$ cat design.v
`timescale 1ns/1ns
module mux2x1( a, b, out, sel );
    input a, b, sel;
    output out;
    assign out = sel ? a : b;
endmodule
module mux2( sel, a, b, out );
    parameter bitwidth = 32 ;
    input  sel; 
    input  [bitwidth-1:0] a, b;
    output [bitwidth-1:0] out;
    assign out = sel ? a : b;
endmodule
module mux3( sel, a, b, c, out );
    parameter bitwidth = 32 ;
    input  [1:0]  sel; 
    input  [bitwidth-1:0] a, b, c;
    output [bitwidth-1:0] out;
    assign out = sel == 0 ? a : sel == 1 ? b : c;
endmodule
module add32(a, b, result);
    input  [31:0] a, b;
    output [31:0] result;
    assign result = a + b;
endmodule
module sign_extend( immed_in, ext_immed_out );
	input  [15:0] immed_in;
	output [31:0] ext_immed_out;
	assign ext_immed_out = { { 16{immed_in[15]} }, immed_in };
endmodule
module reg32(clk, rst, d_in, d_out );
    input  clk, rst;
    input  [31:0] d_in;
    output reg [31:0] d_out;
    always @(posedge clk) begin
        if (rst)
            d_out <= 32'b0;
      else 
            d_out <= d_in;
    end
endmodule
module ALU_Slice( a, b, cin, cout, inv, ctl, out );
    input a, b, cin, inv;
    input [2:0] ctl;
    output cout, out;
    wire and_out, or_out, fa_out;
    wire bx, e1, e2, e3;
    parameter ALU_add = 3'b010;
    parameter ALU_sub = 3'b110;
    parameter ALU_and = 3'b000;
    parameter ALU_or = 3'b001;
    parameter ALU_slt = 3'b111;
    and (and_out, a, b);
    or (or_out, a, b);
    xor (bx, b, inv);
    xor (e1, a, bx);
    and (e2, a, bx);
    and (e3, e1, cin);
    or (cout, e2, e3);
    xor (fa_out, e1, cin);
    assign out = ctl[1] ? fa_out : (ctl[0] ? or_out : and_out);
endmodule
`timescale 1ns/1ns
module Shifter( a, b, result );
    input [31:0] a, b;
    output [31:0] result;     
    wire[31:0] w[0:5];
    assign w[0] = a;
    genvar i, j;
    for( i = 0 ; i < 5 ; i = i + 1 ) begin
        for( j = 2**i-1 ; j >= 0 ; j = j - 1 )  
            mux2x1 mux( .a(1'b0), .b(w[i][j]), .out(w[i+1][j]), .sel(b[i]) );
        for( j = 2**i ; j < 32 ; j = j + 1 )
            mux2x1 mux( .a(w[i][j-2**i]), .b(w[i][j]), .out(w[i+1][j]), .sel(b[i]) );
    end
    assign result = w[5] ;  
endmodule
module ALU( ctl, a, b, result, zero );
    input [2:0]   ctl ;
    input [31:0]  a, b ;
    output [31:0] result ;
    output zero ;
    wire [31:0] c, ALUOut, ShifterOut;
    wire inv;
    parameter ALU_sll = 3'b011;
    parameter ALU_add = 3'b010;
    parameter ALU_sub = 3'b110;
    parameter ALU_and = 3'b000;
    parameter ALU_or = 3'b001;
    parameter ALU_slt = 3'b111;
    assign inv = (ctl == ALU_sub || ctl == ALU_slt);
    genvar i;
    ALU_Slice slice( .a(a[0]), .b(b[0]), .cin(inv), .cout(c[0]), .ctl(ctl), .out(ALUOut[0]), .inv(inv) );
    for(i = 1 ; i<32 ; i=i+1)
        ALU_Slice slice( .a(a[i]), .b(b[i]), .cin(c[i-1]), .cout(c[i]), .ctl(ctl), .out(ALUOut[i]), .inv(inv) );
    Shifter shifter( .a(a), .b(b), .result(ShifterOut) );
    assign result = ( ctl == ALU_sll ? ShifterOut :
                      ctl == ALU_slt ? {31'b0, ALUOut[31]} : ALUOut); 
    assign zero = (result == 32'b0);
endmodule
module alu_ctl(ALUOp, Funct, ALUOperation, DIVU, ALUSEL);
    input  [1:0] ALUOp;
    input  [5:0] Funct;
    output reg DIVU;
    output reg [1:0] ALUSEL;
    output reg [2:0] ALUOperation;
    parameter F_sll = 6'd0;
    parameter F_mfhi = 6'd10;
    parameter F_mflo = 6'd12;
    parameter F_divu = 6'd27;
    parameter F_add = 6'd32;
    parameter F_sub = 6'd34;
    parameter F_and = 6'd36;
    parameter F_or = 6'd37;
    parameter F_slt = 6'd42;
    parameter ALU_sll = 3'b011;
    parameter ALU_add = 3'b010;
    parameter ALU_sub = 3'b110;
    parameter ALU_and = 3'b000;
    parameter ALU_or = 3'b001;
    parameter ALU_slt = 3'b111;
    always @(*) begin
        ALUSEL = 2;
        DIVU = 1'b0;
        ALUOperation = ALU_and;
        case (ALUOp)
        2'b00 : ALUOperation = ALU_add;
        2'b01 : ALUOperation = ALU_sub;
        2'b11 : ALUOperation = ALU_or ;
        2'b10 : case (Funct)
                F_sll : ALUOperation = ALU_sll;
                F_add : ALUOperation = ALU_add;
                F_sub : ALUOperation = ALU_sub;
                F_and : ALUOperation = ALU_and;
                F_or : ALUOperation = ALU_or;
                F_slt : ALUOperation = ALU_slt;
                F_divu: DIVU = 1;
                F_mfhi: ALUSEL = 0;
                F_mflo: ALUSEL = 1;
                default : ALUOperation = ALU_and;
                endcase
        default ALUOperation = ALU_and;
        endcase
    end
endmodule
module control( opcode, RegDst, ALUSrc, MemtoReg, RegWrite, 
                MemRead, MemWrite, Branch, Jump, ALUOp, bne);
    input  [5:0] opcode;
    output reg RegDst, ALUSrc, MemtoReg, RegWrite, MemRead, MemWrite, Branch, Jump, bne;
    output reg [1:0] ALUOp;
    parameter R_FORMAT = 6'd0;
    parameter LW = 6'd35;
    parameter SW = 6'd43;
    parameter BEQ = 6'd4;
    parameter BNE = 6'd5;    
    parameter ORI = 6'd13;
	parameter J = 6'd2;
	parameter NOP = 6'd63;
    always @(*) begin
        case ( opcode )
            R_FORMAT : 
            begin
                RegDst = 1'b1; ALUSrc = 1'b0; MemtoReg = 1'b0; RegWrite = 1'b1; MemRead = 1'b0; 
                MemWrite = 1'b0; Branch = 1'b0; Jump = 1'b0; ALUOp = 2'b10; bne = 1'd0 ;
            end
            LW :
            begin
                RegDst = 1'b0; ALUSrc = 1'b1; MemtoReg = 1'b1; RegWrite = 1'b1; MemRead = 1'b1; 
                MemWrite = 1'b0; Branch = 1'b0; Jump = 1'b0; ALUOp = 2'b00; bne = 1'd0 ;
            end
            SW :
            begin
                RegDst = 1'b0; ALUSrc = 1'b1; MemtoReg = 1'b0; RegWrite = 1'b0; MemRead = 1'b0; 
                MemWrite = 1'b1; Branch = 1'b0; Jump = 1'b0; ALUOp = 2'b00; bne = 1'd0;
            end
            ORI :
            begin
                RegDst = 1'b0; ALUSrc = 1'b1; MemtoReg = 1'b0; RegWrite = 1'b1; MemRead = 1'b0; 
                MemWrite = 1'b0; Branch = 1'b0; Jump = 1'b0; ALUOp = 2'b11; bne = 1'd0;
            end
            BEQ :
            begin
                RegDst = 1'b0; ALUSrc = 1'b0; MemtoReg = 1'b0; RegWrite = 1'b0; MemRead = 1'b0; 
                MemWrite = 1'b0; Branch = 1'b1; Jump = 1'b0; ALUOp = 2'b01; bne = 1'd0;
            end
            BNE :
            begin
                RegDst = 1'b0; ALUSrc = 1'b0; MemtoReg = 1'b0; RegWrite = 1'b0; MemRead = 1'b0; 
                MemWrite = 1'b0; Branch = 1'b1; Jump = 1'b0; ALUOp = 2'b01; bne = 1'd1 ;
            end
            J :
            begin
                RegDst = 1'b0; ALUSrc = 1'b0; MemtoReg = 1'b0; RegWrite = 1'b0; MemRead = 1'b0; 
                MemWrite = 1'b0; Branch = 1'b0; Jump = 1'b1; ALUOp = 2'b01; bne = 1'd0 ;
            end
            NOP :
            begin
                RegDst=1'b0; ALUSrc=1'b0; MemtoReg=1'b0; RegWrite=1'b0; MemRead=1'b0; 
                MemWrite=1'b0; Branch=1'b0; Jump = 1'b0; ALUOp = 2'b00;  bne = 1'd0 ;
            end
            default
            begin
                RegDst=1'b0; ALUSrc=1'b0; MemtoReg=1'b0; RegWrite=1'b0; MemRead=1'b0; 
                MemWrite=1'b0; Branch=1'b0; Jump = 1'b0; ALUOp = 2'b00;  bne = 1'd0 ;
            end
        endcase
    end
endmodule
module Divider( clk, rst, a, b, result );
    input  clk, rst ;
    input  [31:0] a ;
    input  [31:0] b ;
    output [63:0] result ;
    reg [31:0] REM;
    reg [31:0] QUO;
    reg [31:0] div;
    reg [5:0]  counter;
    wire [32:0] part;
    wire [32:0] diff;
    assign part = {REM, QUO[31]};
    assign diff = part - {1'b0, div};
    always @( posedge clk ) begin
        if ( rst ) begin
            REM <= 32'd0;
            QUO <= a;
            div <= b;
            counter <= 6'd32;
        end
        else if ( counter != 6'd0 ) begin
            if ( part >= {1'b0, div} ) begin
                REM <= diff[31:0];
                QUO <= {QUO[30:0], 1'b1};
            end
            else begin
                REM <= part[31:0];
                QUO <= {QUO[30:0], 1'b0};
            end
            counter <= counter - 6'd1;
        end
    end
    assign result = {REM, QUO};
endmodule
module HiLo( clk, DivAns, HiOut, LoOut );
    input clk ;
    input [63:0] DivAns ;
    output [31:0] HiOut, LoOut ;
    reg [63:0] REM;
    always@( posedge clk )
        REM <= DivAns;
    assign HiOut = REM[63:32];
    assign LoOut = REM[31:0];
endmodule
module Hazard( clk, rst, stay, instr, instr_out );
    input clk, rst;
    input [31:0] instr;
    output [31:0] instr_out;
    output stay;
    reg [5:0] counter;
    reg [5:0] bubbles;
    wire [5:0] opcode;
    wire [5:0] funct;
    wire issue;
    assign opcode = instr[31:26];
    assign funct = instr[5:0];
    parameter instr_NOP = 32'hFC000000;
    always @(*) begin
        if (opcode == 6'd2 || opcode == 6'd4 || opcode == 6'd5)       
            bubbles = 6'd3;
        else if (opcode == 6'd0 && funct == 6'd27)                   
            bubbles = 6'd34;
        else if (opcode == 6'd0 || opcode == 6'd35 || opcode == 6'd13)  
            bubbles = 6'd3;
        else
            bubbles = 6'd0;
    end
    assign issue = (counter == 6'd0);
    assign instr_out = issue ? instr : instr_NOP;
    assign stay = ~issue;
    always @(posedge clk) begin
        if (rst)
            counter <= 6'd0;
        else if (issue)
            counter <= bubbles;
        else
            counter <= counter - 6'd1;
    end
endmodule
module reg_file(clk, RegWrite, RN1, RN2, WN, WD, RD1, RD2);
    input  clk, RegWrite;
    input  [4:0] RN1, RN2, WN;
    input  [31:0] WD;
    output [31:0] RD1, RD2; 
    wire[4:0] RN1, RN2;
    reg [31:0] RD1, RD2;
    reg [31:0] file_array[31:1];
    always @(*) begin
      RD1 = (RN1 == 5'd0) ? 32'd0 : file_array[RN1];
    end
    always @(*) begin
      RD2 = (RN2 == 5'd0) ? 32'd0 : file_array[RN2];
    end
    always @(posedge clk)
        if(RegWrite && WN != 0)
            file_array[WN] <= WD;
endmodule 
module reg_IF_ID( clk, rst, pc_incr, instr, pc_incr_out, instr_out );  
	input   clk, rst ;
	input  [31:0] pc_incr, instr;
    output reg [31:0] pc_incr_out, instr_out;
	always @(posedge clk)begin
		if (rst) begin
			pc_incr_out <= 32'd0;
			instr_out <= 32'd0;
		end
		else begin
			pc_incr_out <= pc_incr;
			instr_out <= instr;
		end
	end
endmodule
module reg_ID_EX( opcode, clk, rst, RegDst, ALUSrc, ALUOp, MemRead, MemWrite, Branch, MemtoReg, RegWrite, bne,
                  rfile_rd1, rfile_rd2, ext_immed, rt, rd, pc_incr,
                   opcode_out, RegDst_out, ALUSrc_out, ALUOp_out, MemRead_out, MemWrite_out, Branch_out, MemtoReg_out,RegWrite_out, bne_out,
                  rfile_rd1_out , rfile_rd2_out, ext_immed_out, rt_out, rd_out, pc_incr_out );
  input clk, rst, RegDst, ALUSrc, MemRead, MemWrite, Branch, MemtoReg, RegWrite, bne;
  input [1:0]  ALUOp;
  input [4:0]  rt, rd ;
  input [31:0] ext_immed, rfile_rd1, rfile_rd2, pc_incr ;  
  input[5:0] opcode;
  output reg [5:0] opcode_out;
  output reg RegDst_out, ALUSrc_out, MemRead_out, MemWrite_out, Branch_out, MemtoReg_out, RegWrite_out, bne_out;  
  output reg [1:0]  ALUOp_out;
  output reg [4:0] rt_out, rd_out ;
  output reg [31:0] ext_immed_out, rfile_rd1_out, rfile_rd2_out, pc_incr_out ;
    always @(posedge clk) begin
		if (rst) begin
			pc_incr_out <= 32'd0;
      opcode_out <= 6'd0;
            RegDst_out <= RegDst;
            ALUSrc_out <= 0;
            ALUOp_out <= 2'd0;
            MemWrite_out <=0;
            Branch_out <= 0;
            MemRead_out <= 0;
            MemtoReg_out <= 0;
            RegWrite_out <= 0;
            ext_immed_out <= 32;
            rt_out <= 5'd0;
            rd_out <= 5'd0;
            rfile_rd1_out <= 32'd0;
            rfile_rd2_out <= 32'd0;
            bne_out <= 1'd0;
		end
        else begin
  opcode_out <= opcode;
            RegDst_out <= RegDst;
            ALUSrc_out <= ALUSrc;
            ALUOp_out <= ALUOp;
            MemRead_out <= MemRead;
            MemWrite_out <= MemWrite;
            Branch_out <= Branch;
            MemtoReg_out <= MemtoReg;
            RegWrite_out <= RegWrite;
            ext_immed_out <= ext_immed;
            rt_out <= rt;
            rd_out <= rd;
            rfile_rd1_out <= rfile_rd1;
            rfile_rd2_out <= rfile_rd2;
            pc_incr_out <= pc_incr;  
            bne_out <= bne;
        end
	end
endmodule
module reg_EX_MEM( opcode, funct, clk,reset, 
                   RW, MtoR, MR, MW, Branch, bne,  
                   ext_immed, zero, aluANS, rd2, WN,b_tgt,   
                   opcode_out, funct_out, RW_out, MtoR_out, MR_out, MW_out, Branch_out, bne_out,  
                   ext_immed_out, zero_out, aluANS_out, rd2_out, WN_out, b_tgt_out );  
	input  clk,reset, bne;
	input RW, MtoR, MR, MW, Branch ;
  input[31:0] ext_immed, aluANS, rd2, b_tgt ;
  input[4:0] WN;
  input[5:0] funct, opcode ;
	input zero;
  output reg [5:0] funct_out, opcode_out ;
	output  RW_out, MtoR_out, MR_out, MW_out, Branch_out, bne_out;
    output[31:0] ext_immed_out, aluANS_out, rd2_out, b_tgt_out ;
    output[4:0] WN_out;
	output zero_out;
	reg  RW_out, MtoR_out, MR_out, MW_out, Branch_out;
	reg[31:0] ext_immed_out, aluANS_out, rd2_out, b_tgt_out;
  reg[4:0] WN_out;
  reg zero_out, bne_out ;  
    always @( posedge clk ) begin  
        opcode_out <= 5'd0;
        if(reset) begin
      funct_out <= 5'd0;
			ext_immed_out <=32'd0;
			zero_out <=1'd0;
			aluANS_out <=32'd0;
			rd2_out <=32'd0;
			WN_out <=5'd0;
			RW_out <=1'd0;
			MtoR_out <=1'd0;
			MR_out <=1'd0;
			MW_out <=1'd0;
            Branch_out <= 32'd0;
            bne_out <= 1'd0;
            b_tgt_out <= 1'd0;
		end
		else begin
      opcode_out <= opcode;
      funct_out <= funct;
			ext_immed_out<= ext_immed;
			zero_out<=zero;
			aluANS_out<=aluANS;
			rd2_out<=rd2;
			WN_out<=WN;
			RW_out<=RW;
			MtoR_out<=MtoR;
			MR_out<=MR;
			MW_out<=MW;
			Branch_out<=Branch;
            bne_out <= bne;
            b_tgt_out <= b_tgt;
		end
	end
endmodule
module reg_MEM_WB( opcode, funct, clk, rst, regWrite, memtoReg, dataMemrd, ALU_result, WN,
                   opcode_out, funct_out, regWrite_out, memtoReg_out, dataMemrd_out, ALU_result_out, WN_out) ;
    input clk, rst, regWrite, memtoReg ;
    input [4:0] WN;
    input [31:0] dataMemrd, ALU_result; 
  input[5:0] funct, opcode;
    output regWrite_out, memtoReg_out ;
    output [4:0] WN_out ;
    output [31:0] dataMemrd_out, ALU_result_out ;
  output reg [5:0] funct_out, opcode_out;
    reg  regWrite_out, memtoReg_out ;
    reg [4:0] WN_out ;
    reg [31:0] dataMemrd_out, ALU_result_out ;
    always@(posedge clk )begin
        if ( rst ) begin
          opcode_out <= 5'd0;
          funct_out <= 5'd0;
            regWrite_out <= 0;
            memtoReg_out <= 0; 
            dataMemrd_out <= 32'd0;
            ALU_result_out <= 32'd0;
            WN_out <= 5'd0;
        end 
        else begin
          opcode_out <= opcode;
            funct_out <= funct;
            regWrite_out <= regWrite;
            memtoReg_out <= memtoReg;
            dataMemrd_out <= dataMemrd;
            ALU_result_out <= ALU_result;
            WN_out <= WN;
        end
    end  
endmodule
    module mips_pipeline(clk, rst, imem_addr, imem_rdata, dmem_addr, dmem_wdata, dmem_we, dmem_rdata);
    input clk, rst;
    output [31:0] imem_addr;
    input  [31:0] imem_rdata;
    output [31:0] dmem_addr, dmem_wdata;
    output dmem_we;
    input  [31:0] dmem_rdata;
    wire [31:0] pc, pc_incr, ID_pc_incr, pc_next, dmem_rdata_w, jump_addr, branch_addr, wd;
    wire [31:0] instr, ID_instr, IF_instr;
    wire [31:0] alu_b, b_tgt, EX_b_tgt;
    wire RegWrite, Branch, PCSrc, RegDst, MemtoReg, MemRead, MemWrite, ALUSrc, Zero, Jump, bne, ID_RegWrite;
    wire [1:0] ALUOp;
    wire [2:0] Operation;
    reg32 PC( .clk(clk), .rst(rst), .d_in(pc_next), .d_out(pc) );
    wire stay;
    wire[31:0] pc_add;
    assign imem_addr = pc;
    assign IF_instr = imem_rdata;
    Hazard hazard( .clk(clk), .rst(rst), .stay(stay), .instr(IF_instr), .instr_out(instr) );
    add32 PCADD( .a(pc), .b(32'd4), .result(pc_incr) );  
    mux2 #(32) STMUX( .sel(stay), .a(pc), .b(pc_incr), .out(pc_add) );
    mux2 #(32) PCMUX( .sel(PCSrc), .a(b_tgt), .b(pc_add), .out(branch_addr) );
    mux2 #(32) JMUX( .sel(Jump), .a(jump_addr), .b(branch_addr), .out(pc_next) );
      reg_IF_ID REG_IF_ID( .clk(clk), .rst(rst), .pc_incr(pc_incr), .instr(instr), .pc_incr_out(ID_pc_incr),   .instr_out(ID_instr));
    wire [1:0] EX_ALUOp;
    wire [5:0] opcode;
    wire [4:0] rs, rt, rd, wn;
    wire [15:0] immed;
    wire [25:0] jumpoffset;
    wire [31:0] ext_immed, EX_pc_incr, EX_instr;
    wire [31:0] rd1, rd2;
    wire ID_MemWrite, EX_RegDst, EX_ALUSrc, EX_MemRead, EX_MemWrite, EX_Branch, EX_MemtoReg, EX_RegWrite;
    assign opcode = ID_instr[31:26];
    assign rs = ID_instr[25:21];
    assign rt = ID_instr[20:16];
    assign rd = ID_instr[15:11];
    assign immed = ID_instr[15:0];
    assign jumpoffset = ID_instr[25:0];
    assign jump_addr = { ID_pc_incr[31:28], jumpoffset, 2'b00 };
    sign_extend SignExtend( .immed_in(immed), .ext_immed_out(ext_immed) );
	reg_file RegFile( .clk(clk), .RegWrite(RegWrite), .RN1(rs), .RN2(rt), .WN(wn), 
					  .WD(wd), .RD1(rd1), .RD2(rd2) );
    control CTL(.opcode(opcode), .RegDst(RegDst), .ALUSrc(ALUSrc), .MemtoReg(MemtoReg), 
                .RegWrite(ID_RegWrite), .MemRead(MemRead), .MemWrite(ID_MemWrite), .Branch(Branch), 
              .Jump(Jump), .ALUOp(ALUOp), .bne(bne));
      wire [5:0] EX_opcode;
    wire EX_bne;
    wire [4:0]  EX_wn, EX_rd, EX_rt;
    wire [31:0] EX_ext_immed, EX_rd1, EX_rd2;
      reg_ID_EX REG_ID_EX(.opcode(opcode), .clk(clk), .rst(rst), .RegDst(RegDst), .ALUSrc(ALUSrc), .ALUOp(ALUOp), .MemRead(MemRead), .MemWrite(ID_MemWrite), .Branch(Branch), .MemtoReg(MemtoReg), .RegWrite(ID_RegWrite), .bne(bne), .rfile_rd1(rd1), .rfile_rd2(rd2), .ext_immed(ext_immed), .rt(rt), .rd(rd), .pc_incr(ID_pc_incr),
                         .opcode_out(EX_opcode),.RegDst_out(EX_RegDst), .ALUSrc_out(EX_ALUSrc), .ALUOp_out(EX_ALUOp), 
                         .MemRead_out(EX_MemRead), .MemWrite_out(EX_MemWrite), .Branch_out(EX_Branch),     
                         .MemtoReg_out(EX_MemtoReg),.RegWrite_out(EX_RegWrite), 
                        .bne_out(EX_bne) , .rfile_rd1_out(EX_rd1), .rfile_rd2_out(EX_rd2),   .ext_immed_out(EX_ext_immed), 
                         .rt_out(EX_rt), .rd_out(EX_rd), .pc_incr_out(EX_pc_incr) );
    wire MEM_zero, MEM_bne, DIVU ;
    wire [1:0] ALUSEL;
    wire [5:0] MEM_funct, funct, MEM_opcode;
    wire [4:0] MEM_shamt, shamt, MEM_wn;
    wire [31:0] MEM_ext_immed, MEM_pc_incr, MEM_instr;  
    wire [31:0] MEM_rd1, MEM_rd2, MEM_aluANS, MEM_result ;  
    wire MEM_RegDst, MEM_ALUSrc, MEM_MemRead, MEM_MemWrite, MEM_Branch, MEM_MemtoReg;
    wire [63:0] div_out ;
    wire [31:0] hi, lo, alu_out;
    wire [31:0] result, b_offset; 
    assign funct = EX_ext_immed[5:0]; 
    assign shamt = EX_ext_immed[10:6];
    assign b_offset = EX_ext_immed << 2;  
      add32 BRADD( .a(EX_pc_incr), .b(b_offset), .result(EX_b_tgt) ); 
    mux2 #(32) ALUMUX( .sel(EX_ALUSrc), .a(EX_ext_immed), .b(EX_rd2), .out(alu_b) );  
    alu_ctl ALUCTL( .ALUOp(EX_ALUOp), .Funct(funct), .ALUOperation(Operation), .DIVU(DIVU), .ALUSEL(ALUSEL) );  
    Divider divider( .clk(clk), .rst(DIVU), .a(EX_rd1), .b(EX_rd2), .result(div_out) );
    HiLo HILO( .clk(clk), .DivAns(div_out), .HiOut(hi), .LoOut(lo) );
      ALU alu( .ctl(Operation), .a(EX_rd1), .b(alu_b), .result(alu_out), .zero(Zero)); 
      mux3 ALURMUX( .sel(ALUSEL), .a(hi), .b(lo), .c(alu_out), .out(result) );     
      mux2 #(5)  RFMUX( .sel(EX_RegDst), .a(EX_rd), .b(EX_rt), .out(EX_wn) );  
      reg_EX_MEM REG_EX_MEM( .opcode(EX_opcode), .funct(funct),  .clk (clk) , .reset(rst), .RW(EX_RegWrite), .MtoR(EX_MemtoReg), .MR(EX_MemRead), .MW(EX_MemWrite),.Branch(EX_Branch), .bne(EX_bne), .ext_immed(EX_ext_immed), .zero(Zero), .rd2(EX_rd2), .WN(EX_wn), .aluANS(result), .b_tgt(EX_b_tgt), 
                            .opcode_out(MEM_opcode), .funct_out(MEM_funct), .RW_out(MEM_RegWrite), .MtoR_out(MEM_MemtoReg), .MR_out(MEM_MemRead), .MW_out(MEM_MemWrite), .Branch_out(MEM_Branch), .bne_out(MEM_bne),                       .ext_immed_out(MEM_ext_immed), .zero_out(MEM_zero), .aluANS_out(MEM_result), .rd2_out(MEM_rd2), .WN_out(MEM_wn), .b_tgt_out(b_tgt) ) ;
    wire[5:0]  WB_opcode;
    wire[31:0] WB_dataMemrd, WB_result;
    wire WB_Branch, WB_MemtoReg, MEM_cmp;
    wire [4:0] MUX;
      wire [5:0] WB_funct;
    xor (MEM_cmp, MEM_bne, MEM_zero);
    and BRAND(PCSrc, MEM_cmp, MEM_Branch);
      assign dmem_addr = MEM_result;
      assign dmem_wdata = MEM_rd2;
      assign dmem_we = MEM_MemWrite;
      assign dmem_rdata_w = dmem_rdata;
      reg_MEM_WB REG_MEM_WB( .opcode(MEM_opcode), .funct(MEM_funct), .clk(clk), .rst(rst), .regWrite(MEM_RegWrite), .memtoReg(MEM_MemtoReg), .dataMemrd(dmem_rdata_w), .ALU_result(MEM_result), .WN(MEM_wn), .opcode_out(WB_opcode), .funct_out(WB_funct), .regWrite_out(RegWrite), .memtoReg_out(WB_MemtoReg), .dataMemrd_out(WB_dataMemrd), .ALU_result_out(WB_result), .WN_out(wn) ) ;
    mux2 #(32) WRMUX(  .sel(WB_MemtoReg), .a(WB_dataMemrd), .b(WB_result), .out(wd) );  
endmodule
$ cat run.sh
#!/bin/bash
# the make line also repeats each setting of config.mk as NAME=value (left out here)
make -C /OpenROAD-flow-scripts/flow DESIGN_CONFIG=/design/flow/config.mk WORK_HOME=/design/flow/orfs CLKGATE_MAP_FILE= finish
$ cat config.mk
export PLATFORM = sky130hd
export DESIGN_NAME = mips_pipeline
export DESIGN_NICKNAME = mips_pipeline
export VERILOG_FILES = /design/flow/design.v
export SDC_FILE = /design/flow/constraint.sdc
export NUM_CORES = 4
export LEC_CHECK = 0
export CAP_MARGIN = 20
export CORE_MARGIN = 2
export CORE_UTILIZATION = 48
export HOLD_SLACK_MARGIN = -0.01
export PLACE_DENSITY_LB_ADDON = 0.0
export SLEW_MARGIN = 20
$ cat constraint.sdc
create_clock -name core_clock -period 17.3 [get_ports {clk}]
set_input_delay 3.4600 -clock core_clock [delete_from_list [all_inputs] [get_ports {clk}]]
set_output_delay 3.4600 -clock core_clock [all_outputs]
set_load 0.01 [all_outputs]
==> results of run 1 <==
[through the flow]
step           total power, mW  hold slack, ns
2_1_floorplan            7.002          0.3479
3_3_place_gp             8.336          0.3500
3_5_place_dp             8.333          0.3550
4_1_cts                  11.88          0.3626
5_1_grt                  12.34          0.3671
6_report                 11.84          0.3625
[layer usage]
layer / wire, um / track usage, %
met3: 16010 / 5.169
met5: 14 / 0
met2: 110400 / 49.30
met4: 7859 / 9.961
met1: 99640 / 42.81
[layout make-up]
class                      count  area [um2]
fill                       12260       66970
sequential                  1565       41940
multi-input combinational   3246       28220
clock buffer                 240        4782
timing repair buffer         269        2517
tap                         1930        2415
clock inverter                76       661.9
inverter                      85       321.6
antenna                        2       5.005
==> reports/results.ini, run 1 <==
[routing]
total_number_of_vias=46570
drt_first_iter_violations=4332
via_per_inst=6.283
wirelength_um=233900
drt_pre_antenna_iters=5
remaining_routing_drc_violations=0
ant_nets=0
avgRoutedWirePerCell_um=31.56

[floorplan]
core_util_floorplan_pct=48.37
design.portCount=163
floorplan.die.width_um=390.0
die_height_um=390.0
die_area_um2=152100
core_area_um2=147800
placementRows=141

[run_status]
status=timing/DRC/antenna clean

[critical_path]
timing.rr.start=REG_ID_EX.ext_immed_out[4]
worstPathArrival_ns=16.84
kind_of_capture_point_of_the_worst_setup_path=flop
crit_fanout=16
critPathKind=reg2reg
critPathTopFamily=adder cells
regToRegEndpoint=REG_EX_MEM.aluANS_out[31]
ff2ff_path_depth=41
setup.reg_to_reg.worst_slack_ns=1.09
cp.required_ns=17.93
critPathSlowestCell=sky130_fd_sc_hd__nor4b_2
max_stage_delay_ns=0.68
critical_path_cell_count=41
timing.critical_path.from=REG_ID_EX.ext_immed_out[4]
critical_path.endpoint=REG_EX_MEM.aluANS_out[31]
timing.critical_path.from_type=flop
timing.critical_path.buf_inv=1
critical-path-top-cell-by-count=sky130_fd_sc_hd__fa_1

[layout]
final_design_area_no_fill_um2=80870
final_util_pct=54.70
area.growth.synth_to_final_pct=13.09
fin_cells=7413
final_nets=5502

[sta]
drv_slew=0
fmax_mhz=61.70
finalWorstSetupSlack_ns=1.093
final.min_clock_period_ns=16.21
finalSetupTns_ns=0
finalClockPeriodUsage_pct=93.68
slew-limit-headroom_pct=15.77
finalHoldViolations=0
rsz0062_at_grt=no
worst_pin_slew_ns=1.250
fin_skew_ns=0.03681
setup_viol_count_final=0

[clock_tree]
clkTransAtPathRegs_ns=0.06
cts_hold_buf=0
tritoncts=built
number_of_gates_given_a_new_drive_strength_after_cts=0
cts-root-buf=sky130_fd_sc_hd__clkbuf_16
post-cts-setup-buffers=0
total_cts_buffers=169
ctsLongestPathBuffers=3
cts_num_sinks=1565
h-tree-depth=4
clk-insertion-delay-late_ns=0.80

[grt]
first_global_vias=46000
grt_first_pass_wirelength_um=334300
initial_antenna_violation_count=9
pin_count_of_the_biggest_net_entering_global_routing=127
gr-total-overflow=0
groute.usage.overall_pct=30.74

[placed_design]
place_congestion=0.9516
hpwlAfterDp_um=143900
dpl_worst_slack_ns=1.089
placement.io_buffers=162
placement.cell_area_um2=75420
dp.cells=7095

[synth]
synthesis.instances=5253
post_synth.cell_area_avg_um2=13.61
adder_share_synth_pct=2.366
postSynth.asyncResetShare_pct=0
ys_sh_xor_pct=1.482
yosys.area_share.simple_pct=8.021
dominantRegCellSynth=sky130_fd_sc_hd__edfxtp_1
yosys-stat-cells=5253
synth.mux.area_fraction_pct=18.81
post-synth-top-area-fraction_pct=44.35
enable_flop_cells=1056
synth.cell_area_um2=71510
synthDistinctLibCells=81
synth_flops=1565
netlist.top_cell.by_area=sky130_fd_sc_hd__edfxtp_1
and_or_or_and_cells_area_fraction_pct=8.317
yosysSeqAreaShare_pct=58.60
yosys-dominant-comb-family=multiplexers
synth.top_cells.by_count=1056 x sky130_fd_sc_hd__edfxtp_1, 509 x sky130_fd_sc_hd__dfxtp_1, 490 x sky130_fd_sc_hd__nor2_1
synth-area-yosys_um2=71510
synth_warnings=13
yosysMostFrequentCell=sky130_fd_sc_hd__edfxtp_1
synth.area.top_cells=sky130_fd_sc_hd__edfxtp_1 44%, sky130_fd_sc_hd__dfxtp_1 14%, sky130_fd_sc_hd__mux4_2 13%, sky130_fd_sc_hd__mux2i_1 5.1%, sky130_fd_sc_hd__nor2_1 2.6%
post_synthesis_net_count=5419

[power_and_ir_drop]
intPower_mw=7.879
dominant_power_group=sequential cells
comb-power_mw=3.33
seq_cell_power_mw=4.96
power.share.clock_pct=30.0
power.combinational.fraction_pct=28.1
maximum_ir_drop_on_the_vdd_rail_mv=0.08502
switching_share_of_power_pct=33.47
seqPwrFrac_pct=41.9
powerClk_mw=3.56
p_leak_nw=26.96
p_sw_mw=3.964
power.density_nw_per_um2=146.4

[min_path]
min_delay_worst_endpoint=HILO.REM[12]
holdCritStartpoint=divider.QUO[12]
hold_depth=0
min-delay-path-class=reg2reg

[flow_run]
openroad.warnings=39
maxCapViolations=0

==> inputs of run 2 (changes only) <==
- CORE_UTILIZATION: 48 -> 70
- CTS_CLUSTER_SIZE: unset -> 33
- HOLD_SLACK_MARGIN: -0.01 -> unset
- PLACE_DENSITY_LB_ADDON: 0.0 -> unset
- SETUP_SLACK_MARGIN: unset -> 2.16
- clock period: 17.3 -> 8.1 ns (I/O delays scaled with it)
==> reports/results.ini, run 2 <==
[run_status]
status=finished with violations
check.faults=setup timing

[grt]
initial_antenna_violation_count=7
pin_count_of_the_biggest_net_entering_global_routing=131
grt_first_pass_wirelength_um=313000
groute.usage.overall_pct=41.82
gr-total-overflow=0
first_global_vias=47610

[synth]
synthesis.instances=5253
post_synthesis_net_count=5419
synth_flops=1565
enable_flop_cells=1056
and_or_or_and_cells_area_fraction_pct=8.317
post-synth-top-area-fraction_pct=44.35
yosys.area_share.simple_pct=8.021
synth.mux.area_fraction_pct=18.81
ys_sh_xor_pct=1.482
synth.cell_area_um2=71510
yosys-stat-cells=5253
yosys-dominant-comb-family=multiplexers
yosysMostFrequentCell=sky130_fd_sc_hd__edfxtp_1
synth_warnings=13
synthDistinctLibCells=81
synth.area.top_cells=sky130_fd_sc_hd__edfxtp_1 44%, sky130_fd_sc_hd__dfxtp_1 14%, sky130_fd_sc_hd__mux4_2 13%, sky130_fd_sc_hd__mux2i_1 5.1%, sky130_fd_sc_hd__nor2_1 2.6%
synth.top_cells.by_count=1056 x sky130_fd_sc_hd__edfxtp_1, 509 x sky130_fd_sc_hd__dfxtp_1, 490 x sky130_fd_sc_hd__nor2_1
adder_share_synth_pct=2.366
dominantRegCellSynth=sky130_fd_sc_hd__edfxtp_1
synth-area-yosys_um2=71510
netlist.top_cell.by_area=sky130_fd_sc_hd__edfxtp_1
yosysSeqAreaShare_pct=58.60
postSynth.asyncResetShare_pct=0
post_synth.cell_area_avg_um2=13.61

[critical_path]
max_stage_delay_ns=0.38
worstPathArrival_ns=13.75
timing.critical_path.buf_inv=0
cp.required_ns=8.72
crit_fanout=4
critPathSlowestCell=sky130_fd_sc_hd__fa_2
setup.reg_to_reg.worst_slack_ns=-5.03
critical_path.endpoint=REG_EX_MEM.aluANS_out[31]
critical_path_cell_count=40
critical-path-top-cell-by-count=sky130_fd_sc_hd__fa_2
ff2ff_path_depth=40
kind_of_capture_point_of_the_worst_setup_path=flop
timing.critical_path.from=REG_ID_EX.ext_immed_out[2]
timing.critical_path.from_type=flop
regToRegEndpoint=REG_EX_MEM.aluANS_out[31]
critPathKind=reg2reg
timing.rr.start=REG_ID_EX.ext_immed_out[2]
critPathTopFamily=adder cells

[sta]
worst_pin_slew_ns=1.278
finalHoldViolations=0
rsz0062_at_grt=yes
fmax_mhz=76.14
final.min_clock_period_ns=13.13
fin_skew_ns=0.04266
finalClockPeriodUsage_pct=162.1
drv_slew=0
setup_viol_count_final=17
finalWorstSetupSlack_ns=-5.033
slew-limit-headroom_pct=13.89

[power_and_ir_drop]
power.density_nw_per_um2=311.9
seq_cell_power_mw=10.6
powerClk_mw=7.15
maximum_ir_drop_on_the_vdd_rail_mv=0.2588
switching_share_of_power_pct=33.26
comb-power_mw=7.45
p_sw_mw=8.369
power.combinational.fraction_pct=29.6
dominant_power_group=sequential cells
power.share.clock_pct=28.4
intPower_mw=16.79
p_leak_nw=27.17
seqPwrFrac_pct=42.0

[routing]
drt_pre_antenna_iters=6
drt_first_iter_violations=6538
total_number_of_vias=48390
via_per_inst=7.025
ant_nets=0
wirelength_um=216800
avgRoutedWirePerCell_um=31.48
remaining_routing_drc_violations=0

[placed_design]
placement.cell_area_um2=75370
placement.io_buffers=162
hpwlAfterDp_um=131500
dpl_worst_slack_ns=-4.867
place_congestion=0.9828

[layout]
final-comb-area_um2=28600
fill_cells=5803
area.growth.synth_to_final_pct=12.79
regArea_um2=41940
final_nets=5555
final_design_area_no_fill_um2=80650

[min_path]
holdCritStartpoint=divider.QUO[29]
min-delay-path-class=reg2reg
min_delay_worst_endpoint=HILO.REM[29]
hold_depth=0

[flow_run]
openroad.warnings=52
maxCapViolations=0

[floorplan]
design.portCount=163
core_util_floorplan_pct=70.38
floorplan.die.width_um=323.6
die_area_um2=104700
placementRows=117
core_area_um2=101600
die_height_um=323.6

[clock_tree]
clk-insertion-delay-late_ns=0.81
h-tree-depth=4
cts_hold_buf=0
ctsLongestPathBuffers=3
clkTransAtPathRegs_ns=0.06
tritoncts=built
cts-root-buf=sky130_fd_sc_hd__clkbuf_16
cts_num_sinks=1565
total_cts_buffers=156

[run 2: area by class of cell]
type | instances | share of cell area (%)
diodes | 3 | 0.009309
repair buffers | 335 | 3.770
multi-input cells | 3246 | 35.46
clock buffers | 214 | 5.531
well taps | 1368 | 2.122
flip-flops and latches | 1565 | 52.00
inverters | 85 | 0.3987
clock inverters | 72 | 0.7028
[run 2: per-layer routing]
| metal | vias to the layer above | part of all wire [%] | track usage [%] |
|---|---|---|---|
| li1 | 20340 | - | - |
| met3 | 822 | 12 | 9.908 |
| met4 | 6 | 6.4 | 23.79 |
| met2 | 3364 | 47 | 65.14 |
| met5 | - | 0.018 | 0 |
| met1 | 23860 | 35 | 54.68 |
[run 2: per-stage QoR]
stage,setup TNS (ns),hold WS [ns],power (mW),std cells,util (%)
3_5_place_dp,-44.94,0.3525,17.77,6596,74.19
2_1_floorplan,-41.05,0.3479,15.03,5253,-
4_1_cts,-45.66,0.3641,24.91,6882,79.26
6_report,-46.79,0.3664,25.16,6888,79.38
5_1_grt,-49.40,0.3738,26.00,6885,79.38
3_3_place_gp,-44.23,0.3517,17.67,6596,74.19
[run 2: repair_timing]
action | in CTS | in global routing
endpoints found under the setup margin | 22 | 23
gates resized | 22 | 14
setup buffers | 0 | 3
pin swaps | 4 | 16
==> inputs of run 3 (changes only) <==
- ABC_AREA: unset -> 0
- CELL_PAD_IN_SITES_DETAIL_PLACEMENT: unset -> 0
- CELL_PAD_IN_SITES_GLOBAL_PLACEMENT: unset -> 2
- CORE_UTILIZATION: 70 -> 43
- CTS_CLUSTER_DIAMETER: unset -> 248
- CTS_CLUSTER_SIZE: 33 -> unset
- GPL_TIMING_DRIVEN: unset -> 1
- HOLD_SLACK_MARGIN: unset -> 0.14
- MIN_ROUTING_LAYER: unset -> met2
- SETUP_SLACK_MARGIN: 2.16 -> unset
- SLEW_MARGIN: 20 -> 0
- clock period: 8.1 -> 8.34 ns (I/O delays scaled with it)
==> reports/results.ini, run 3 <==
[run_status]
status=finished with violations
check.faults=capacitance limit, slew limit, setup timing

[grt]
first_global_vias=69330
gr-total-overflow=0
grt_first_pass_wirelength_um=359800
grt_use_met2_pct=53.17
pin_count_of_the_biggest_net_entering_global_routing=124
grtUsageMet1_pct=0
most_heavily_used_metal_layer_in_global_routing=met3
use_met3_pct=58.69
groute.usage.overall_pct=44.64
initial_antenna_violation_count=1

[critical_path]
critical_path_cell_count=40
timing.critical_path.from=REG_ID_EX.ext_immed_out[4]
regToRegEndpoint=REG_EX_MEM.zero_out
timing.critical_path.from_type=flop
critPathKind=reg2reg
kind_of_capture_point_of_the_worst_setup_path=flop
max_stage_delay_ns=0.40
ff2ff_path_depth=40
critical_path.endpoint=REG_EX_MEM.zero_out
worstPathArrival_ns=14.01
crit_fanout=3
critPathTopFamily=adder cells
timing.critical_path.buf_inv=0
timing.rr.start=REG_ID_EX.ext_immed_out[4]
critPathSlowestCell=sky130_fd_sc_hd__fa_2
cp.required_ns=9.12
setup.reg_to_reg.worst_slack_ns=-4.89
critical-path-top-cell-by-count=sky130_fd_sc_hd__fa_2

[min_path]
min_delay_worst_endpoint=HILO.REM[27]
min-delay-path-class=reg2reg
holdCritStartpoint=divider.QUO[27]
hold_depth=0

[routing]
wirelength_um=258300
remaining_routing_drc_violations=0
drt_first_iter_violations=11650
ant_nets=0
avgRoutedWirePerCell_um=33.12
via_per_inst=8.037
total_number_of_vias=62680
drt_pre_antenna_iters=9

[synth]
post_synth.cell_area_avg_um2=13.61
ys_sh_xor_pct=1.482
synth.top_cells.by_count=1056 x sky130_fd_sc_hd__edfxtp_1, 509 x sky130_fd_sc_hd__dfxtp_1, 490 x sky130_fd_sc_hd__nor2_1
synthesis.instances=5253
and_or_or_and_cells_area_fraction_pct=8.317
adder_share_synth_pct=2.366
synth.area.top_cells=sky130_fd_sc_hd__edfxtp_1 44%, sky130_fd_sc_hd__dfxtp_1 14%, sky130_fd_sc_hd__mux4_2 13%, sky130_fd_sc_hd__mux2i_1 5.1%, sky130_fd_sc_hd__nor2_1 2.6%
synth.cell_area_um2=71510
synth_flops=1565
yosysMostFrequentCell=sky130_fd_sc_hd__edfxtp_1
postSynth.asyncResetShare_pct=0
enable_flop_cells=1056
post-synth-top-area-fraction_pct=44.35
dominantRegCellSynth=sky130_fd_sc_hd__edfxtp_1
post_synthesis_net_count=5419
netlist.top_cell.by_area=sky130_fd_sc_hd__edfxtp_1
synth.mux.area_fraction_pct=18.81
synth-area-yosys_um2=71510
yosys-stat-cells=5253
yosysSeqAreaShare_pct=58.60
synth_warnings=13
yosys.area_share.simple_pct=8.021
yosys-dominant-comb-family=multiplexers
synthDistinctLibCells=81

[sta]
finalClockPeriodUsage_pct=158.6
setup_viol_count_final=15
fmax_mhz=75.59
worst_pin_slew_ns=1.494
final.min_clock_period_ns=13.23
finalHoldViolations=0
finalWorstSetupSlack_ns=-4.889
slew-limit-headroom_pct=-0.6214
drv_slew=1
fin_skew_ns=0.04043
worst_hold_slack_ns=0.3667
rsz0062_at_grt=yes

[clock_tree]
cts-root-buf=sky130_fd_sc_hd__clkbuf_16
clk-insertion-delay-late_ns=0.87
cts_num_sinks=1565
total_cts_buffers=174
tritoncts=built
clkTransAtPathRegs_ns=0.06
ctsLongestPathBuffers=3
h-tree-depth=4

[power_and_ir_drop]
seqPwrFrac_pct=39.6
maximum_ir_drop_on_the_vdd_rail_mv=0.2526
switching_share_of_power_pct=34.96
p_sw_mw=9.115
p_leak_nw=27.61
powerClk_mw=7.87
dominant_power_group=sequential cells
intPower_mw=16.96
seq_cell_power_mw=10.3
power.density_nw_per_um2=315.4
total_power_mw=26.07
power.combinational.fraction_pct=30.2
power.share.clock_pct=30.2
comb-power_mw=7.88

[floorplan]
die_height_um=411.8
core_area_um2=165000
core_util_floorplan_pct=43.34
floorplan.die.width_um=411.8
placementRows=149
die_area_um2=169600
design.portCount=163

[layout]
area.growth.synth_to_final_pct=15.60
final_nets=5602
final_util_pct=50.10
fin_cells=7799

[placed_design]
place_congestion=0.9913
dp.cells=7442
placement.io_buffers=162
hpwlAfterDp_um=155200

[flow_run]
maxCapViolations=1
openroad.warnings=47

[run 3: cell type report]
| class | count | area, um2 |
|---|---|---|
| Timing Repair Buffer | 364 | 3334 |
| Inverter | 85 | 321.6 |
| Tap cell | 2189 | 2739 |
| Clock buffer | 233 | 4750 |
| Fill cell | 14250 | 82330 |
| Sequential cell | 1565 | 41940 |
| Multi-Input combinational cell | 3246 | 28560 |
| Antenna cell | 33 | 82.58 |
| Clock inverter | 84 | 928.4 |
[run 3: what timing repair did]
item | 4_1_cts | 5_1_grt
endpoints found under the setup margin | 15 | 17
buffers inserted | 5 | 0
resized | 19 | 13
hold buffers | 0 | 0
pin swaps | 9 | 9
endpoints found under the hold margin | 0 | 0
[run 3: per-layer routing]
metal,routed length [um],up-vias
li1,-,20370
met1,0,21020
met2,126500,19270
met3,107100,1928
met4,20740,90
met5,3980,-
[run 3: through the flow]
step	TNS, ns	worst slack [ns]	cell area [um2]
4_1_cts	-42.70	-4.753	82410
5_1_grt	-47.88	-5.149	82580
3_5_place_dp	-42.80	-4.749	76620
3_3_place_gp	-41.50	-4.655	76550
2_1_floorplan	-37.45	-4.373	71720
6_report	-44.02	-4.889	82660
==> inputs of run 4 (changes only) <==
- ABC_AREA: 0 -> unset
- CELL_PAD_IN_SITES_DETAIL_PLACEMENT: 0 -> unset
- CELL_PAD_IN_SITES_GLOBAL_PLACEMENT: 2 -> 0
- CORE_UTILIZATION: 43 -> 70
- CTS_CLUSTER_DIAMETER: 248 -> 263
- CTS_CLUSTER_SIZE: unset -> 13
- GPL_ROUTABILITY_DRIVEN: unset -> 1
- HOLD_SLACK_MARGIN: 0.14 -> -0.09
- MAX_ROUTING_LAYER: unset -> met4
- MIN_ROUTING_LAYER: met2 -> unset
- PLACE_DENSITY_LB_ADDON: unset -> 0.06
- SETUP_SLACK_MARGIN: unset -> 2.32
- SLEW_MARGIN: 0 -> 20
- clock period: 8.34 -> 8.1 ns (I/O delays scaled with it)
==> reports/results.ini, run 4 <==
[power_and_ir_drop]
power.share.clock_pct=25.3
intPower_mw=15.97
dominant_power_group=sequential cells
seq_cell_power_mw=10.5
total_power_mw=24.14
power.combinational.fraction_pct=31.0
p_leak_nw=26.60
switching_share_of_power_pct=33.87
power.density_nw_per_um2=303.2
maximum_ir_drop_on_the_vdd_rail_mv=0.2821
powerClk_mw=6.11
seqPwrFrac_pct=43.6
p_sw_mw=8.177
comb-power_mw=7.49

[critical_path]
kind_of_capture_point_of_the_worst_setup_path=flop
max_stage_delay_ns=0.41
timing.critical_path.from=REG_ID_EX.ext_immed_out[4]
ff2ff_path_depth=39
timing.critical_path.buf_inv=0
worstPathArrival_ns=13.83
regToRegEndpoint=REG_EX_MEM.zero_out
critPathSlowestCell=sky130_fd_sc_hd__fa_2
critPathKind=reg2reg
crit_fanout=3
critical_path_cell_count=39
timing.critical_path.from_type=flop
critical-path-top-cell-by-count=sky130_fd_sc_hd__fa_2
timing.rr.start=REG_ID_EX.ext_immed_out[4]
critPathTopFamily=adder cells
setup.reg_to_reg.worst_slack_ns=-5.03
critical_path.endpoint=REG_EX_MEM.zero_out
cp.required_ns=8.80

[clock_tree]
clk-insertion-delay-late_ns=0.78
cts_num_sinks=1565
h-tree-depth=4
tritoncts=built
total_cts_buffers=138
clkTransAtPathRegs_ns=0.07
ctsLongestPathBuffers=3
cts-root-buf=sky130_fd_sc_hd__clkbuf_16

[routing]
remaining_routing_drc_violations=0
ant_nets=0
total_number_of_vias=48720
drt_pre_antenna_iters=6
wirelength_um=217200
avgRoutedWirePerCell_um=31.82
drt_first_iter_violations=6723
via_per_inst=7.136

[run_status]
status=finished with violations
check.faults=setup timing

[sta]
fin_skew_ns=0.03209
final.min_clock_period_ns=13.13
fmax_mhz=76.18
finalSetupTns_ns=-47.07
setup_viol_count_final=17
finalWorstSetupSlack_ns=-5.028
rsz0062_at_grt=yes
worst_pin_slew_ns=1.308
finalClockPeriodUsage_pct=162.1
slew-limit-headroom_pct=12.12
drv_slew=0
finalHoldViolations=0
worst_hold_slack_ns=0.3644

[synth]
post_synthesis_net_count=5419
postSynth.asyncResetShare_pct=0
dominantRegCellSynth=sky130_fd_sc_hd__edfxtp_1
synth.mux.area_fraction_pct=18.81
netlist.top_cell.by_area=sky130_fd_sc_hd__edfxtp_1
adder_share_synth_pct=2.366
synth.area.top_cells=sky130_fd_sc_hd__edfxtp_1 44%, sky130_fd_sc_hd__dfxtp_1 14%, sky130_fd_sc_hd__mux4_2 13%, sky130_fd_sc_hd__mux2i_1 5.1%, sky130_fd_sc_hd__nor2_1 2.6%
synthDistinctLibCells=81
yosys-stat-cells=5253
synth_warnings=13
and_or_or_and_cells_area_fraction_pct=8.317
yosys.area_share.simple_pct=8.021
synthesis.instances=5253
ys_sh_xor_pct=1.482
synth.cell_area_um2=71510
synth-area-yosys_um2=71510
synth_flops=1565
post_synth.cell_area_avg_um2=13.61
post-synth-top-area-fraction_pct=44.35
yosys-dominant-comb-family=multiplexers
yosysSeqAreaShare_pct=58.60
synth.top_cells.by_count=1056 x sky130_fd_sc_hd__edfxtp_1, 509 x sky130_fd_sc_hd__dfxtp_1, 490 x sky130_fd_sc_hd__nor2_1
enable_flop_cells=1056
yosysMostFrequentCell=sky130_fd_sc_hd__edfxtp_1

[floorplan]
core_area_um2=101600
die_height_um=323.6
core_util_floorplan_pct=70.38
floorplan.die.width_um=323.6
design.portCount=163
placementRows=117
die_area_um2=104700

[flow_run]
maxCapViolations=0
openroad.warnings=36

[layout]
fill_cells=5839
final_nets=5545
area.growth.synth_to_final_pct=11.36

[grt]
use_met3_pct=10.02
grt_first_pass_wirelength_um=314100
gr-total-overflow=0
pin_count_of_the_biggest_net_entering_global_routing=104
initial_antenna_violation_count=13
groute.usage.overall_pct=43.09
grtUsageMet1_pct=55.20
most_heavily_used_metal_layer_in_global_routing=met2
grt_use_met2_pct=65.12
first_global_vias=48030

[placed_design]
hpwlAfterDp_um=133600
placement.io_buffers=162
place_congestion=0.9978

[min_path]
holdCritStartpoint=divider.QUO[19]
min_delay_worst_endpoint=HILO.REM[19]
min-delay-path-class=reg2reg
hold_depth=0

## run 4: repair_timing
action                     in CTS  in global routing
gates cloned                    0                  0
gates resized                  22                 18
hold endpoints to repair        0                  0
pin swaps                       5                 12
setup endpoints to repair      23                 24
hold buffers                    0                  0
buffers inserted                1                  4
## run 4: cell type report
class,count,area (um2),share of cell area [%]
sequential,1565,41940,52.67
clock inverter,13,205.2,0.2577
multi-input combinational,3246,28640,35.96
antenna,14,35.03,0.04400
clock buffer,193,3702,4.649
inverter,85,321.6,0.4038
tap,1368,1712,2.149
timing repair buffer,343,3074,3.861
## run 4: stage by stage
step / cell area [um2] / util, % / setup slack [ns] / std cells
3_3_place_gp: 75360 / 74.18 / -4.829 / 6600
3_5_place_dp: 75360 / 74.18 / -4.913 / 6600
5_1_grt: 79620 / 78.37 / -5.344 / 6823
2_1_floorplan: 71750 / - / -4.613 / 5253
6_report: 79630 / 78.38 / -5.028 / 6827
4_1_cts: 79420 / 78.18 / -4.956 / 6807
## run 4: per-layer routing
layer	up-vias	part of all wire, %
met1	24030	35
met4	0	5.8
met3	831	12
met2	3564	47
li1	20300	-
met5	-	0
==> inputs of run 5 (changes only) <==
- CELL_PAD_IN_SITES_GLOBAL_PLACEMENT: 0 -> unset
- CORE_UTILIZATION: 70 -> 56
- CTS_CLUSTER_DIAMETER: 263 -> unset
- CTS_CLUSTER_SIZE: 13 -> unset
- GPL_ROUTABILITY_DRIVEN: 1 -> unset
- GPL_TIMING_DRIVEN: 1 -> unset
- HOLD_SLACK_MARGIN: -0.09 -> unset
- MAX_ROUTING_LAYER: met4 -> unset
- PLACE_DENSITY_LB_ADDON: 0.06 -> unset
- SETUP_SLACK_MARGIN: 2.32 -> unset
- clock period: 8.1 -> 7.67 ns (I/O delays scaled with it)
==> reports/results.ini, run 5 <==
[sta]
setup_viol_count_final=17
final.min_clock_period_ns=13.01
slew-limit-headroom_pct=14.25
worst_pin_slew_ns=1.273
fin_skew_ns=0.02682
rsz0062_at_grt=yes
finalClockPeriodUsage_pct=169.7
finalWorstSetupSlack_ns=-5.343
finalHoldViolations=0
drv_slew=0
fmax_mhz=76.85

[floorplan]
die_area_um2=130600
core_area_um2=127200
floorplan.die.width_um=361.3
placementRows=131
die_height_um=361.3
core_util_floorplan_pct=56.22
design.portCount=163

[synth]
and_or_or_and_cells_area_fraction_pct=8.317
postSynth.asyncResetShare_pct=0
synth_flops=1565
post-synth-top-area-fraction_pct=44.35
synth.cell_area_um2=71510
synth.area.top_cells=sky130_fd_sc_hd__edfxtp_1 44%, sky130_fd_sc_hd__dfxtp_1 14%, sky130_fd_sc_hd__mux4_2 13%, sky130_fd_sc_hd__mux2i_1 5.1%, sky130_fd_sc_hd__nor2_1 2.6%
netlist.top_cell.by_area=sky130_fd_sc_hd__edfxtp_1
ys_sh_xor_pct=1.482
yosysSeqAreaShare_pct=58.60
yosys.area_share.simple_pct=8.021
synthDistinctLibCells=81
synth.mux.area_fraction_pct=18.81
synthesis.instances=5253
yosys-dominant-comb-family=multiplexers
yosys-stat-cells=5253
adder_share_synth_pct=2.366
synth-area-yosys_um2=71510
enable_flop_cells=1056
post_synthesis_net_count=5419
dominantRegCellSynth=sky130_fd_sc_hd__edfxtp_1
yosysMostFrequentCell=sky130_fd_sc_hd__edfxtp_1
post_synth.cell_area_avg_um2=13.61
synth_warnings=13
synth.top_cells.by_count=1056 x sky130_fd_sc_hd__edfxtp_1, 509 x sky130_fd_sc_hd__dfxtp_1, 490 x sky130_fd_sc_hd__nor2_1

[critical_path]
setup.reg_to_reg.worst_slack_ns=-5.34
max_stage_delay_ns=0.38
cp.required_ns=8.38
worstPathArrival_ns=13.73
ff2ff_path_depth=41
timing.critical_path.buf_inv=1
critical_path_cell_count=41
critical_path.endpoint=REG_EX_MEM.aluANS_out[31]
timing.rr.start=REG_ID_EX.ext_immed_out[4]
crit_fanout=4
critPathTopFamily=adder cells
kind_of_capture_point_of_the_worst_setup_path=flop
critPathKind=reg2reg
regToRegEndpoint=REG_EX_MEM.aluANS_out[31]
timing.critical_path.from_type=flop
timing.critical_path.from=REG_ID_EX.ext_immed_out[4]
critical-path-top-cell-by-count=sky130_fd_sc_hd__fa_2
critPathSlowestCell=sky130_fd_sc_hd__fa_2

[power_and_ir_drop]
comb-power_mw=7.94
power.combinational.fraction_pct=29.2
maximum_ir_drop_on_the_vdd_rail_mv=0.2344
intPower_mw=18.22
p_leak_nw=27.45
switching_share_of_power_pct=33.01
seq_cell_power_mw=11.1
powerClk_mw=8.19
power.density_nw_per_um2=333.4
dominant_power_group=sequential cells
power.share.clock_pct=30.1
p_sw_mw=8.979
seqPwrFrac_pct=40.7
total_power_mw=27.20

[layout]
final_nets=5577
fin_cells=7212
fill_cells=9511
area.growth.synth_to_final_pct=14.11
regArea_um2=41940
final-comb-area_um2=28560

[routing]
remaining_routing_drc_violations=0
drt_first_iter_violations=5056
avgRoutedWirePerCell_um=31.04
ant_nets=0
total_number_of_vias=47130
wirelength_um=223900
drt_pre_antenna_iters=6
via_per_inst=6.535

[placed_design]
place_congestion=0.9388
placement.io_buffers=162
dp.cells=6903
hpwlAfterDp_um=137600

[grt]
grt_first_pass_wirelength_um=322500
most_heavily_used_metal_layer_in_global_routing=met2
pin_count_of_the_biggest_net_entering_global_routing=122
groute.usage.overall_pct=34.27
use_met3_pct=6.081
gr-total-overflow=0
grt_use_met2_pct=55.78
grtUsageMet1_pct=47.24
first_global_vias=46140
initial_antenna_violation_count=11

[min_path]
min-delay-path-class=reg2reg
holdCritStartpoint=divider.QUO[28]
hold_depth=0
min_delay_worst_endpoint=HILO.REM[28]

[clock_tree]
cts-root-buf=sky130_fd_sc_hd__clkbuf_16
ctsLongestPathBuffers=3
h-tree-depth=4
clk-insertion-delay-late_ns=0.81
clkTransAtPathRegs_ns=0.06
cts_num_sinks=1565
total_cts_buffers=165
tritoncts=built

[run_status]
check.faults=setup timing
status=finished with violations

[flow_run]
openroad.warnings=41
maxCapViolations=0

==> run 5: what timing repair did <==
action,4_1_cts,5_1_grt
endpoints found under the setup margin,17,18
hold buffers,0,0
resized,21,11
setup buffers,4,3
pin swaps,9,11
==> run 5: area by class of cell <==
| type | instances | area share (%) |
|---|---|---|
| flip-flops and latches | 1565 | 51.40 |
| multi-input cells | 3246 | 35.00 |
| clock buffers | 217 | 5.537 |
| repair buffers | 348 | 3.867 |
| well taps | 1662 | 2.549 |
| clock inverters | 88 | 1.241 |
| inverters | 85 | 0.3941 |
| diodes | 1 | 0.003067 |
==> run 5: routing by layer <==
layer / vias up / routed length (um) / part of all wire [%]
met3: 392 / 18350 / 8.2
met1: 24150 / 90850 / 41
met2: 2170 / 107700 / 48
met4: 6 / 6895 / 3.1
li1: 20410 / - / -
met5: - / 40 / 0.018
==> run 5: metrics by stage <==
| stage | hold WS (ns) | instance area [um2] | setup WS [ns] | setup TNS [ns] | util (%) |
|---|---|---|---|---|---|
| CTS | 0.3683 | 81500 | -5.293 | -51.88 | 64.08 |
| finish | 0.3655 | 81590 | -5.343 | -52.35 | 64.15 |
| global route | 0.3735 | 81590 | -5.633 | -56.99 | 64.15 |
| floorplan | 0.3479 | 71730 | -5.043 | -48.16 | - |
| detailed placement | 0.3564 | 75850 | -5.327 | -52.34 | 59.63 |
| global placement | 0.3526 | 75850 | -5.215 | -50.97 | 59.63 |
==> inputs of run 6 (changes only) <==
- CAP_MARGIN: 20 -> 15
- CELL_PAD_IN_SITES_DETAIL_PLACEMENT: unset -> 1
- CELL_PAD_IN_SITES_GLOBAL_PLACEMENT: unset -> 2
- CORE_MARGIN: 2 -> 9
- CORE_UTILIZATION: 56 -> 19
- CTS_CLUSTER_DIAMETER: unset -> 368
- GPL_ROUTABILITY_DRIVEN: unset -> 0
- GPL_TIMING_DRIVEN: unset -> 1
- HOLD_SLACK_MARGIN: unset -> 0.21
- MAX_ROUTING_LAYER: unset -> met4
- PLACE_DENSITY_LB_ADDON: unset -> 0.17
- SETUP_SLACK_MARGIN: unset -> 4.63
- clock period: 7.67 -> 20.4 ns (I/O delays scaled with it)
==> reports/results.ini, run 6 <==
[critical_path]
timing.critical_path.from=REG_ID_EX.ext_immed_out[2]
crit_fanout=13
critPathSlowestCell=sky130_fd_sc_hd__fa_1
setup.reg_to_reg.worst_slack_ns=5.14
critical-path-top-cell-by-count=sky130_fd_sc_hd__fa_1
timing.critical_path.from_type=flop
worstPathArrival_ns=16.08
regToRegEndpoint=REG_EX_MEM.zero_out
critPathKind=reg2reg
critical_path_cell_count=41
timing.rr.start=REG_ID_EX.ext_immed_out[2]
critical_path.endpoint=REG_EX_MEM.zero_out
critPathTopFamily=adder cells
max_stage_delay_ns=0.45
kind_of_capture_point_of_the_worst_setup_path=flop
cp.required_ns=21.22
timing.critical_path.buf_inv=1
ff2ff_path_depth=41

[grt]
grt_first_pass_wirelength_um=424400
gr-total-overflow=0
groute.usage.overall_pct=15.42
pin_count_of_the_biggest_net_entering_global_routing=131
first_global_vias=49760
initial_antenna_violation_count=30

[synth]
dominantRegCellSynth=sky130_fd_sc_hd__edfxtp_1
synthDistinctLibCells=81
synth-area-yosys_um2=71510
yosys-stat-cells=5253
synth_warnings=13
adder_share_synth_pct=2.366
netlist.top_cell.by_area=sky130_fd_sc_hd__edfxtp_1
post-synth-top-area-fraction_pct=44.35
yosysSeqAreaShare_pct=58.60
and_or_or_and_cells_area_fraction_pct=8.317
ys_sh_xor_pct=1.482
synth_flops=1565
synth.cell_area_um2=71510
yosys-dominant-comb-family=multiplexers
synth.mux.area_fraction_pct=18.81
synth.top_cells.by_count=1056 x sky130_fd_sc_hd__edfxtp_1, 509 x sky130_fd_sc_hd__dfxtp_1, 490 x sky130_fd_sc_hd__nor2_1
post_synthesis_net_count=5419
yosys.area_share.simple_pct=8.021
post_synth.cell_area_avg_um2=13.61
enable_flop_cells=1056
synth.area.top_cells=sky130_fd_sc_hd__edfxtp_1 44%, sky130_fd_sc_hd__dfxtp_1 14%, sky130_fd_sc_hd__mux4_2 13%, sky130_fd_sc_hd__mux2i_1 5.1%, sky130_fd_sc_hd__nor2_1 2.6%
synthesis.instances=5253
postSynth.asyncResetShare_pct=0
yosysMostFrequentCell=sky130_fd_sc_hd__edfxtp_1

[power_and_ir_drop]
power.combinational.fraction_pct=28.4
power.share.clock_pct=31.8
p_sw_mw=3.755
powerClk_mw=3.40
dominant_power_group=sequential cells
comb-power_mw=3.03
seq_cell_power_mw=4.26
seqPwrFrac_pct=39.8
power.density_nw_per_um2=124.9
intPower_mw=6.944
p_leak_nw=27.40
maximum_ir_drop_on_the_vdd_rail_mv=0.06639
switching_share_of_power_pct=35.09

[sta]
finalWorstSetupSlack_ns=5.142
worst_pin_slew_ns=1.281
finalSetupTns_ns=0
fin_skew_ns=0.05589
finalHoldViolations=0
final.min_clock_period_ns=15.26
setup_viol_count_final=0
rsz0062_at_grt=no
fmax_mhz=65.54
finalClockPeriodUsage_pct=74.79
drv_slew=0
slew-limit-headroom_pct=12.42

[routing]
remaining_routing_drc_violations=0
total_number_of_vias=46870
drt_pre_antenna_iters=5
ant_nets=0
via_per_inst=4.452
avgRoutedWirePerCell_um=29.25
drt_first_iter_violations=3494
wirelength_um=308000

[floorplan]
design.portCount=163
placementRows=224
core_util_floorplan_pct=19.14
die_area_um2=398800
core_area_um2=373600
die_height_um=631.5
floorplan.die.width_um=631.5

[layout]
area.growth.synth_to_final_pct=19.78
final_nets=5550
final_util_pct=22.93
fin_cells=10530
fill_cells=40610

[flow_run]
openroad.warnings=33
maxCapViolations=0

[clock_tree]
clk-insertion-delay-late_ns=0.91
total_cts_buffers=195
tritoncts=built
cts-root-buf=sky130_fd_sc_hd__clkbuf_16
ctsLongestPathBuffers=4
clkTransAtPathRegs_ns=0.06
h-tree-depth=4
cts_num_sinks=1565

[min_path]
min_delay_worst_endpoint=HILO.REM[20]
holdCritStartpoint=divider.QUO[20]
min-delay-path-class=reg2reg
hold_depth=0

[placed_design]
hpwlAfterDp_um=194500
placement.io_buffers=162
dpl_worst_slack_ns=3.271
dp.cells=10150

[run_status]
status=timing/DRC/antenna clean

==> run 6: area by class of cell <==
| class | instances | area (um2) | share of cell area (%) |
|---|---|---|---|
| repair buffers | 290 | 2663 | 3.109 |
| flip-flops and latches | 1565 | 41960 | 48.98 |
| clock buffers | 273 | 5490 | 6.410 |
| well taps | 4972 | 6221 | 7.263 |
| clock inverters | 85 | 629.4 | 0.7348 |
| multi-input cells | 3247 | 28320 | 33.06 |
| diodes | 11 | 27.53 | 0.03214 |
| inverters | 85 | 345.3 | 0.4032 |
==> run 6: stage by stage <==
step                hold WS (ns)  power [mW]  cell area, um2
global placement          0.3548       7.406           79290
floorplan                 0.3479       5.938           71510
finish                    0.3539       10.70           85650
CTS                       0.3506       10.89           85590
global route              0.3741       11.24           85640
detailed placement        0.3557       7.410           79290
==> run 6: per-layer routing <==
metal  track usage [%]  vias to the layer above  routed length (um)
met2             25.79                      985              150200
met5                 -                        -                   0
met3             1.915                      356               11210
li1                  -                    20400                   -
met4             3.435                        0                7439
met1             19.99                    25130              139100
==> run 6: timing repair <==
| action | 4_1_cts | 5_1_grt |
|---|---|---|
| resized | 26 | 10 |
| hold buffers | 0 | 0 |
| setup buffers | 6 | 0 |
| pin swaps | 5 | 5 |
| endpoints found under the setup margin | 5 | 3 |
| cloned | 2 | 0 |
Power figures rest on the tool's default switching activity, not on a simulated workload.
